v37:
Design IIR_v, start of the top module:
module IIR_v#(
    parameter DW = 16,FW = 15
)(
    input clk,rst_n,en,
    input signed [DW-1:0] din,
    output wire signed [DW-1:0] dout,
    input [31:0]index,
    output wire signed [DW+FW-1:0] dout_W
    );
Settings: LEC_CHECK=0, ABC_AREA=0, CAP_MARGIN=25, CORE_ASPECT_RATIO=0.91, CORE_MARGIN=2, CORE_UTILIZATION=21, CTS_CLUSTER_SIZE=85, GPL_ROUTABILITY_DRIVEN=1, GPL_TIMING_DRIVEN=1, MAX_ROUTING_LAYER=met4, PLACE_DENSITY_LB_ADDON=0.15, SLEW_MARGIN=20; clock period 21.5 ns.
run.sh (not shown) runs the stock make flow with config.mk's settings and CLKGATE_MAP_FILE=.
## Diff of input files: v32 against v37
- clearing MAX_ROUTING_LAYER, which used to be met4
- clearing CORE_ASPECT_RATIO, which used to be 0.91
- clearing CTS_CLUSTER_SIZE, which used to be 85
- clearing GPL_TIMING_DRIVEN, which used to be 1
- clearing GPL_ROUTABILITY_DRIVEN, which used to be 1
- clearing ABC_AREA, which used to be 0
- swapping 21 for 40 in CORE_UTILIZATION
- clearing PLACE_DENSITY_LB_ADDON, which used to be 0.15
- swapping 25 for 20 in CAP_MARGIN
- swapping 21.5 for 13.5 in the clock period (ns, I/O delays scaled along)
==> results <==
Against v37, detailed-route via count in v32 rose by more than 10%.
Count of inverters other than clock inverters in the layout essentially unchanged between v32 and v37.
Going from v37 to v32, wire length fell about 12%; final area rose 5200 um^2.
Slack of the critical path (lower): v32
The lower core utilization came out of v37.
Layout overhead on the synthesized area was higher in v32 than in v37.
v37 -> v32: max-cap violation count delta 0, exact match
Tightest slew margin relative to the limit, v32 and v37: smaller value in v37
Between v32 and v37, it is v32 whose row count is lower, by 36.
> inputs changed (v32 -> v12)
- swapping 2 for 10 in CORE_MARGIN
- putting PLACE_DENSITY at 0.43 where nothing was set
- putting CTS_CLUSTER_DIAMETER at 186 where nothing was set
- putting TNS_END_PERCENT at 20 where nothing was set
- putting SETUP_SLACK_MARGIN at -0.59 where nothing was set
- swapping 40 for 59 in CORE_UTILIZATION
- putting ABC_AREA at 1 where nothing was set
- putting CTS_CLUSTER_SIZE at 94 where nothing was set
- putting HOLD_SLACK_MARGIN at 0.26 where nothing was set
## What came out
- [compare] base=v32 new=v12: worst slew margin relative to its limit decreased by 1.5 points relative to the old numbers; maximum clock skew at final layout closely matched the old numbers; horizontal extent of the die decreased by about 10% relative to the old numbers.
- Changes observed in v12 relative to v32: highest clock rate has increased.
- Diff v32 -> v12 | number of non-clock inverters in the layout | up by more than 10%
- v12 against v32: number of standard cells reported by yosys went up; time the worst path needs with I/O delays and setup -0.21 ns; setup fix buffers added after clock tree synthesis has decreased.
- A timing startpoint of the critical path of din[2] is what v32 shows, while din[0] belongs to v12.
- v12 has post-detailed-route wirelength per cell above what v32 had.
Input changes introduced in v11 (baseline for comparison: v12):
- clearing HOLD_SLACK_MARGIN, which used to be 0.26
- clearing SETUP_SLACK_MARGIN, which used to be -0.59
- clearing TNS_END_PERCENT, which used to be 20
- swapping 59 for 66 in CORE_UTILIZATION
- clearing CTS_CLUSTER_DIAMETER, which used to be 186
- clearing CTS_CLUSTER_SIZE, which used to be 94
- clearing PLACE_DENSITY, which used to be 0.43
- swapping 10 for 2 in CORE_MARGIN
- clearing ABC_AREA, which used to be 1
- swapping 13.5 for 10.1 in the clock period (ns, I/O delays scaled along)
Finished, but not clean: v11, with setup timing.
Source of the critical timing path: din[2] -> v11, din[0] -> v12
Row relative area change from synthesis to final layout: v11 higher / v12 lower
Of v11 and v12, the lower clock transition time at the flip-flop clock pins of the worst setup and hold paths belongs to v12.
In the metrics for v11 and v12, the one carrying the lower routed length per instance is v12.
Changes observed in v11 relative to v12: sequential share of layout area lost 0.49 points; later-pin clock latency in the skew report picked up an extra 0.03 ns; final core area utilization picked up an extra 24 points.
The inputs of v55 differ from those of v11 as listed below.
- CORE_UTILIZATION: 66 -> 64
- the clock period (ns, I/O delays scaled along): 10.1 -> 17.4
Measured against each other, v11 and v55 differ in detailed-route wire length on metal 1, the lower figure coming from v55. v55 completed every stage of the flow, and the final layout passed the timing, DRC and antenna checks. Against v11, v55 reports a total track usage that is lower. Relative to v11, the total instance count after detailed placement of v55 is lower by 13%. Setup slack was higher in the run labelled v55.

* * *

== red ==
IIR_v again, from the RTL that the note above started with.
==> flow/design.v (excerpt) <==
module IIR_v#(
    parameter DW = 16,FW = 15
)(
    input clk,rst_n,en,
    input signed [DW-1:0] din,
    output wire signed [DW-1:0] dout,
    input [31:0]index,
    output wire signed [DW+FW-1:0] dout_W
    );
make LEC_CHECK=0 CAP_MARGIN=20 CORE_MARGIN=2 CORE_UTILIZATION=48 CTS_CLUSTER_DIAMETER=168 GPL_ROUTABILITY_DRIVEN=0 GPL_TIMING_DRIVEN=0 HOLD_SLACK_MARGIN=-0.04 MIN_ROUTING_LAYER=met2 PLACE_DENSITY=0.42 SETUP_SLACK_MARGIN=1.19 SLEW_MARGIN=35 TNS_END_PERCENT=50 finish   # period 11.3 ns
Status red: flow complete, layout not clean - setup timing
Input changes introduced in blue (baseline for comparison: red):
--- a/flow/config.mk
+++ b/flow/config.mk
@@ -11 +11,2 @@
-export CTS_CLUSTER_DIAMETER = 168
+export CTS_CLUSTER_DIAMETER = 89
+export CTS_CLUSTER_SIZE = 57
@@ -18 +19 @@
-export SLEW_MARGIN = 35
+export SLEW_MARGIN = 10
Results
- In blue the implementation completed, yet the final layout does not meet the checks, the culprit being setup timing.
- | final cell count | red vs blue | ≈ equal |
- red vs blue, origin of the worst setup path: din[0] vs din[6]
- blue -> red: worst-case clock skew flat
- Sequential share of layout area: red vs blue, no meaningful difference
- For the slew at the pin closest to its max-slew limit, blue came in 280 ps higher than red did.
- Final antenna diode count: blue > red
- Compared with red, in blue global-route usage increased 0.27 points; core utilization increased 0.33 points.
What green does differently from blue at the input level:
==> flow/config.mk <==
export PLATFORM = sky130hd
export DESIGN_NAME = IIR_v
export DESIGN_NICKNAME = IIR_v
export VERILOG_FILES = /design/flow/design.v
export SDC_FILE = /design/flow/constraint.sdc
export NUM_CORES = 4
export LEC_CHECK = 0
export CAP_MARGIN = 20
export CORE_MARGIN = 2
export CORE_UTILIZATION = 25
export SLEW_MARGIN = 20
==> flow/constraint.sdc <==
create_clock -name core_clock -period 17.4 [get_ports {clk}]
set_input_delay 3.4800 -clock core_clock [delete_from_list [all_inputs] [get_ports {clk}]]
set_output_delay 3.4800 -clock core_clock [all_outputs]
set_load 0.01 [all_outputs]
## What came out
Going from blue to green, portion of the clock cycle consumed by the worst path in the final layout down 21 points, critical path depth down about 2%.
From green to blue, synthesized cell count did not move at all.
Of green and blue, the run reporting the lower first-pass GRT wire length was green.
green has completed all stages; timing, DRC and antenna checks passed.
The flow for blue finished, though final verification flagged setup timing.
Run comparison: blue launching instance or port of the critical path din[6]; green launching instance or port of the critical path din[0]
Area after synthesis of green is on par with blue.
## Diff of input files: orange against green
--- a/flow/config.mk
+++ b/flow/config.mk
@@ -10 +10,2 @@
-export CORE_UTILIZATION = 25
+export CORE_UTILIZATION = 65
+export MAX_ROUTING_LAYER = met4
@@ -11,0 +13 @@
+export TNS_END_PERCENT = 5
==> flow/constraint.sdc <==
create_clock -name core_clock -period 12.6 [get_ports {clk}]
set_input_delay 2.5200 -clock core_clock [delete_from_list [all_inputs] [get_ports {clk}]]
set_output_delay 2.5200 -clock core_clock [all_outputs]
set_load 0.01 [all_outputs]
- Going from green to orange, routed wire length grew by a little under 10%.
- orange finished every stage; the final checks, however, were not passed, the failures being setup timing.
- Sort green and orange by count of final setup violators, ascending, and green comes first.
- The run showing the greater worst slew margin relative to its limit is orange.
- Relative area change from synthesis to final layout ends up lower on green.
Changes in purple relative to orange:
--- a/flow/config.mk
+++ b/flow/config.mk
@@ -10,0 +11 @@
+export CTS_CLUSTER_SIZE = 58
@@ -13 +13,0 @@
-export TNS_END_PERCENT = 5
==> flow/constraint.sdc <==
create_clock -name core_clock -period 12.7 [get_ports {clk}]
set_input_delay 2.5400 -clock core_clock [delete_from_list [all_inputs] [get_ports {clk}]]
set_output_delay 2.5400 -clock core_clock [all_outputs]
set_load 0.01 [all_outputs]
## What came out
Although it ran to completion, purple produced a layout that fails the final checks because of setup timing. Summary of purple over orange: instance count on the critical path dropped 6; first-pass GRT wire length saw little to no change; number of nets in the finished design held steady.

* * *

amber:
IIR_v again, from the RTL that the note above started with.
export LEC_CHECK = 0
export CAP_MARGIN = 20
export CORE_MARGIN = 2
export CORE_UTILIZATION = 71
export CTS_CLUSTER_DIAMETER = 235
export CTS_CLUSTER_SIZE = 48
export SLEW_MARGIN = 20
create_clock -name core_clock -period 12.5 [get_ports {clk}]
Ran to the end and failed final checks on negative setup slack: amber.
Relative to amber, the following input files were edited for indigo:
Settings: a deleted CTS_CLUSTER_DIAMETER that had been 235; a change of CORE_UTILIZATION from 71 to 72; a change of CTS_CLUSTER_SIZE from 48 to 40; a change of the clock period (ns, I/O delays scaled along) from 12.5 to 11.3.
## What came out
- indigo | ERROR | global routing (5_1_grt)
- Looking at amber and indigo, the number of buffers added to fix hold violations after cts is a wash.
- Changes observed in indigo relative to amber: number of core rows lost 1.2%; placed wire-length estimate after detailed placement picked up an extra 5.9 mm; die span in x lost 1.6 µm.
- Number of synthesized register bits: indigo vs amber identical
- Fraction of synthesis flops using an asynchronous set or reset pin came out exactly the same in amber and indigo.
- indigo -> amber: chip area estimate from yosys synthesis flat
Input-level comparison between fjord and indigo:
Settings: a deleted CTS_CLUSTER_SIZE that had been 40; an added MAX_ROUTING_LAYER of met4; an added TNS_END_PERCENT of 5; a change of CAP_MARGIN from 20 to 15; a change of the clock period (ns, I/O delays scaled along) from 11.3 to 12.6.
Findings:
- fjord: flow complete, layout not clean; failing: negative setup slack
- Last weighted congestion value of the routability-driven placer (lower): indigo
- Number of H-tree branching levels: fjord vs indigo identical
- Worst-case setup slack after placement: lower on indigo
[inputs] nickel vs fjord
Settings: a deleted MAX_ROUTING_LAYER that had been met4; a change of CORE_UTILIZATION from 72 to 40; a deleted TNS_END_PERCENT that had been 5; a change of CAP_MARGIN from 15 to 20; a change of the clock period (ns, I/O delays scaled along) from 12.6 to 13.4.
Notes after the runs:
Status | fjord and nickel | clean except fjord. nickel against fjord: via count lower, clock transition at the register clock pins on the worst setup and hold paths after CTS level, hold slack lower. In the flow results for fjord and nickel, the routed length per placed instance is larger on fjord. Delta (nickel minus fjord): area share of buffers outside the clock network dropped 0.46 points, global-route usage dropped 25 points, final clock period utilization by the worst path lower, wire length saw a decrease.
#### Input delta (zinc over nickel)
Settings: CORE_UTILIZATION: 40 -> 72; CTS_CLUSTER_DIAMETER: unset -> 160; CTS_CLUSTER_SIZE: unset -> 99; the clock period (ns, I/O delays scaled along): 13.4 -> 10.1.
## What came out
No final results exist for zinc, since it was stopped by error GRT-0116 during global routing (5_1_grt).
Of zinc and nickel, nickel shows the higher post-placement setup slack, with zinc below it.
Comparing zinc and nickel, the higher cell area reported after detailed placement is on zinc.
Adder and majority gate portion of the synthesized area came out exactly the same in zinc and nickel.

* * *

Starting RTL as in the previous note.
Settings: LEC_CHECK=0, ABC_AREA=0, CAP_MARGIN=25, CELL_PAD_IN_SITES_GLOBAL_PLACEMENT=3, CORE_ASPECT_RATIO=0.91, CORE_MARGIN=2, CORE_UTILIZATION=21, CTS_CLUSTER_SIZE=85, GPL_ROUTABILITY_DRIVEN=1, GPL_TIMING_DRIVEN=1, MAX_ROUTING_LAYER=met4, PLACE_DENSITY_LB_ADDON=0.15, SLEW_MARGIN=25, TNS_END_PERCENT=95; clock period 9.25 ns.
The first run finished but failed the layout checks on negative setup slack.
Change:
CELL_PAD_IN_SITES_GLOBAL_PLACEMENT = unset   (was 3)
CORE_UTILIZATION = 72   (was 21)
CTS_CLUSTER_SIZE = 48   (was 85)
MAX_ROUTING_LAYER = unset   (was met4)
SETUP_SLACK_MARGIN = 1.37   (was unset)
SLEW_MARGIN = 20   (was 25)
TNS_END_PERCENT = unset   (was 95)
clock period = 13.8 ns   (was 9.25 ns; I/O delays follow)
Effect: The new run reached the layout checks and failed them: negative setup slack; count of clock-buffer cells in the layout shrinks by 2; utilization rose by 60 points; cell area decreases by roughly a tenth; worst setup slack is better by 2.8 ns; first-iteration DRC count grows to 3.8 times its value; area after synthesis does not change.
Change:
CORE_UTILIZATION = 21   (was 72)
CTS_CLUSTER_SIZE = 85   (was 48)
MAX_ROUTING_LAYER = met4   (was unset)
SETUP_SLACK_MARGIN = 2.75   (was 1.37)
TNS_END_PERCENT = 95   (was unset)
clock period = 9.25 ns   (was 13.8 ns; I/O delays follow)
Effect: The new run finished with negative setup slack left. Area after synthesis is unchanged. Register-to-register slack got worse by 3.7 ns. Cell count is higher by 39%. Wire length shrinks by 6.2%.
Change:
ABC_AREA = unset   (was 0)
CAP_MARGIN = 15   (was 25)
CORE_ASPECT_RATIO = unset   (was 0.91)
CORE_UTILIZATION = 72   (was 21)
GPL_ROUTABILITY_DRIVEN = unset   (was 1)
GPL_TIMING_DRIVEN = unset   (was 1)
PLACE_DENSITY = 0.38   (was unset)
PLACE_DENSITY_LB_ADDON = unset   (was 0.15)
SETUP_SLACK_MARGIN = unset   (was 2.75)
TNS_END_PERCENT = 5   (was 95)
clock period = 12.6 ns   (was 9.25 ns; I/O delays follow)
The new run reached the layout checks and failed them: negative setup slack.
Non-clock buffer count goes down by 241.
Synthesized area stays the same.
Via count goes up by 9.0%.
Final cell count goes down by 25%.

* * *

## job 9541
The RTL this note starts from:
==> flow/design.v <==
`timescale 1ns / 1ps
module IIR2nd#(
    parameter DW = 20,FW = 15
)(
    input clk,rst_n,en,
    input signed [DW-1:0] din,
    output logic signed[DW-1:0] dout,
    input [31:0]index
);
    localparam logic signed[DW-1:0] GAIN =41;
    function automatic logic signed[DW-1:0] DEN(input [31:0] i);
        case (i)
        32'd0:  DEN = -65446;
        32'd1:  DEN = -65421;
        32'd2:  DEN = -65381;
        32'd3:  DEN = -65325;
        32'd4:  DEN = -65252;
        32'd5:  DEN = -65163;
        32'd6:  DEN = -65058;
        32'd7:  DEN = -64938;
        32'd8:  DEN = -64801;
        32'd9:  DEN = -64648;
        32'd10: DEN = -64479;
        32'd11: DEN = -64294;
        32'd12: DEN = -64094;
        32'd13: DEN = -63877;
        32'd14: DEN = -63645;
        32'd15: DEN = -63397;
        32'd16: DEN = -63134;
        32'd17: DEN = -62855;
        32'd18: DEN = -62560;
        32'd19: DEN = -62250;
        default: DEN = 0;
        endcase
    endfunction
    localparam logic signed [DW-1:0] NUM0 = 32768, NUM1 = 0, NUM2 = -32768;
    wire signed [DW-1:0] n0;
    wire signed [DW-1:0] n1;
    wire signed [DW-1:0] n2;
    wire signed [DW-1:0] d1;
    wire signed [DW-1:0] d2;
    wire signed [DW-1:0] g ;
    assign    n0      = (NUM0);
    assign    n1     = (NUM1);
    assign    n2     = (NUM2);
    assign    d1     = (DEN(index));
    assign    d2     = (32686);
    assign    g      = (GAIN);
    logic signed [DW-1:0]   z1,z0;
    wire signed [DW-1:0] pn0;
    wire signed [DW-1:0] pn1;
    wire signed [DW-1:0] pn2;
    wire signed [DW-1:0] o ;
    wire signed [DW-1:0] pd1;
    wire signed [DW-1:0] pd2;
    assign        pn0    = 
    (((DW-FW)+(DW-FW)+(FW)+(FW))'(din)*((DW-FW)+(DW-FW)+(FW)+(FW))'(n0))>>>((FW)+(FW)-(FW));
    assign        pn1    = 
    (((DW-FW)+(DW-FW)+(FW)+(FW))'(din)*((DW-FW)+(DW-FW)+(FW)+(FW))'(n1))>>>((FW)+(FW)-(FW));
    assign        pn2    = 
    (((DW-FW)+(DW-FW)+(FW)+(FW))'(din)*((DW-FW)+(DW-FW)+(FW)+(FW))'(n2))>>>((FW)+(FW)-(FW));
    assign        o     =z0 + pn0;
    assign        pd1    = 
    (((DW-FW)+(DW-FW)+(FW)+(FW))'(o)*((DW-FW)+(DW-FW)+(FW)+(FW))'(d1))>>>((FW)+(FW)-(FW));
    assign        pd2    = 
    (((DW-FW)+(DW-FW)+(FW)+(FW))'(o)*((DW-FW)+(DW-FW)+(FW)+(FW))'(d2))>>>((FW)+(FW)-(FW));
    always_ff @( posedge clk ) begin 
        if(!rst_n) begin
            z0<=0; z1<=0;dout<=0;
        end else begin
            z0<=pn1 + z1 - pd1;
            z1<=pn2 - pd2;
            dout<=
    (((DW-FW)+(DW-FW)+(FW)+(FW))'(o)*((DW-FW)+(DW-FW)+(FW)+(FW))'(g))>>>((FW)+(FW)-(FW));
        end
    end
endmodule
module IIR#(
    parameter DW = 16,EW = 4
)(
    input clk,rst_n,en,
    input signed [DW-1:0] din,
    output logic signed [DW-1:0] dout,
    input [31:0]index,
    output logic signed [DW+EW-1:0] dout_W
    );
    localparam W = DW + EW;
    logic signed [W-1:0] din_W;
    assign din_W = din;
    assign dout = dout_W;
    IIR2nd #(W,DW-1)IIR2nd_inst(
    clk,rst_n,en, din_W, dout_W,index
        );
endmodule
`timescale 1ns / 1ps
module IIR_v#(
    parameter DW = 16,FW = 15
)(
    input clk,rst_n,en,
    input signed [DW-1:0] din,
    output wire signed [DW-1:0] dout,
    input [31:0]index,
    output wire signed [DW+FW-1:0] dout_W
    );
    IIR#(
        DW,FW
    )IIR_inst(
        clk,rst_n,en,din,dout,index,dout_W
    );
endmodule
clock: 12.5 ns
lec_check: 0
cap_margin: 20
core_margin: 2
core_utilization: 71
cts_cluster_size: 48
place_density_lb_addon: 0.26
slew_margin: 20
Job 9541: it failed during global routing, and the tool reported GRT-0232.
#### Input delta (job 5703 over job 9541)
--- a/flow/config.mk
+++ b/flow/config.mk
@@ -8,6 +8,4 @@
 export CAP_MARGIN = 20
 export CORE_MARGIN = 2
-export CORE_UTILIZATION = 71
-export CTS_CLUSTER_SIZE = 48
-export PLACE_DENSITY_LB_ADDON = 0.26
+export CORE_UTILIZATION = 34
 export SLEW_MARGIN = 20
==> flow/constraint.sdc <==
create_clock -name core_clock -period 13.4 [get_ports {clk}]
set_input_delay 2.6800 -clock core_clock [delete_from_list [all_inputs] [get_ports {clk}]]
set_output_delay 2.6800 -clock core_clock [all_outputs]
set_load 0.01 [all_outputs]
In summary, job 5703 completed successfully, with a layout that passed the timing, DRC and antenna checks. Taking job 9541 as the reference, in job 5703 post-placement cell area increased about 0.6%, simple-gate share of the synthesized area comparable, area fraction in compound gates ~0 delta. As of job 5703, core region area had risen by more than 100% compared to job 9541. Total die size (job 5703 vs. job 9541) increases by more than 100%.
Here is what was changed in the inputs of job 6397 compared with job 5703.
--- a/flow/config.mk
+++ b/flow/config.mk
@@ -8,4 +8,6 @@
 export CAP_MARGIN = 20
 export CORE_MARGIN = 2
-export CORE_UTILIZATION = 34
+export CORE_UTILIZATION = 68
+export CTS_CLUSTER_DIAMETER = 147
+export CTS_CLUSTER_SIZE = 99
 export SLEW_MARGIN = 20
==> flow/constraint.sdc <==
create_clock -name core_clock -period 17.4 [get_ports {clk}]
set_input_delay 3.4800 -clock core_clock [delete_from_list [all_inputs] [get_ports {clk}]]
set_output_delay 3.4800 -clock core_clock [all_outputs]
set_load 0.01 [all_outputs]
Results
- After detailed routing, job 5703 needs more wire than job 6397.
- Job 5703 → job 6397: routed length per placed instance increased 14%.
- Looking at layout-stage area growth over the synthesis result, job 6397 sits 21 points lower than job 5703 does.
Here is what was changed in the inputs of job 9774 compared with job 6397.
--- a/flow/config.mk
+++ b/flow/config.mk
@@ -7,7 +7,10 @@
 export LEC_CHECK = 0
 export CAP_MARGIN = 20
+export CORE_ASPECT_RATIO = 0.84
 export CORE_MARGIN = 2
-export CORE_UTILIZATION = 68
+export CORE_UTILIZATION = 72
 export CTS_CLUSTER_DIAMETER = 147
 export CTS_CLUSTER_SIZE = 99
+export SETUP_SLACK_MARGIN = -0.81
 export SLEW_MARGIN = 20
+export TNS_END_PERCENT = 5
==> flow/constraint.sdc <==
create_clock -name core_clock -period 8.18 [get_ports {clk}]
set_input_delay 1.6360 -clock core_clock [delete_from_list [all_inputs] [get_ports {clk}]]
set_output_delay 1.6360 -clock core_clock [all_outputs]
set_load 0.01 [all_outputs]
--- outcome ---
- To summarise job 9774: no stage aborted, but the layout did not pass its checks, failing on setup timing.
- The required arrival time at the worst endpoint number comes out lower for job 9774 vs job 6397.
- Job 6397 ended up with din[1] as its start point of the critical path; job 9774 ended up with din[9].
- Final design utilization: job 9774 > job 6397
- Setup WNS job 6397 -> job 9774: worse
- The run with more routed wire is job 9774, not job 6397.
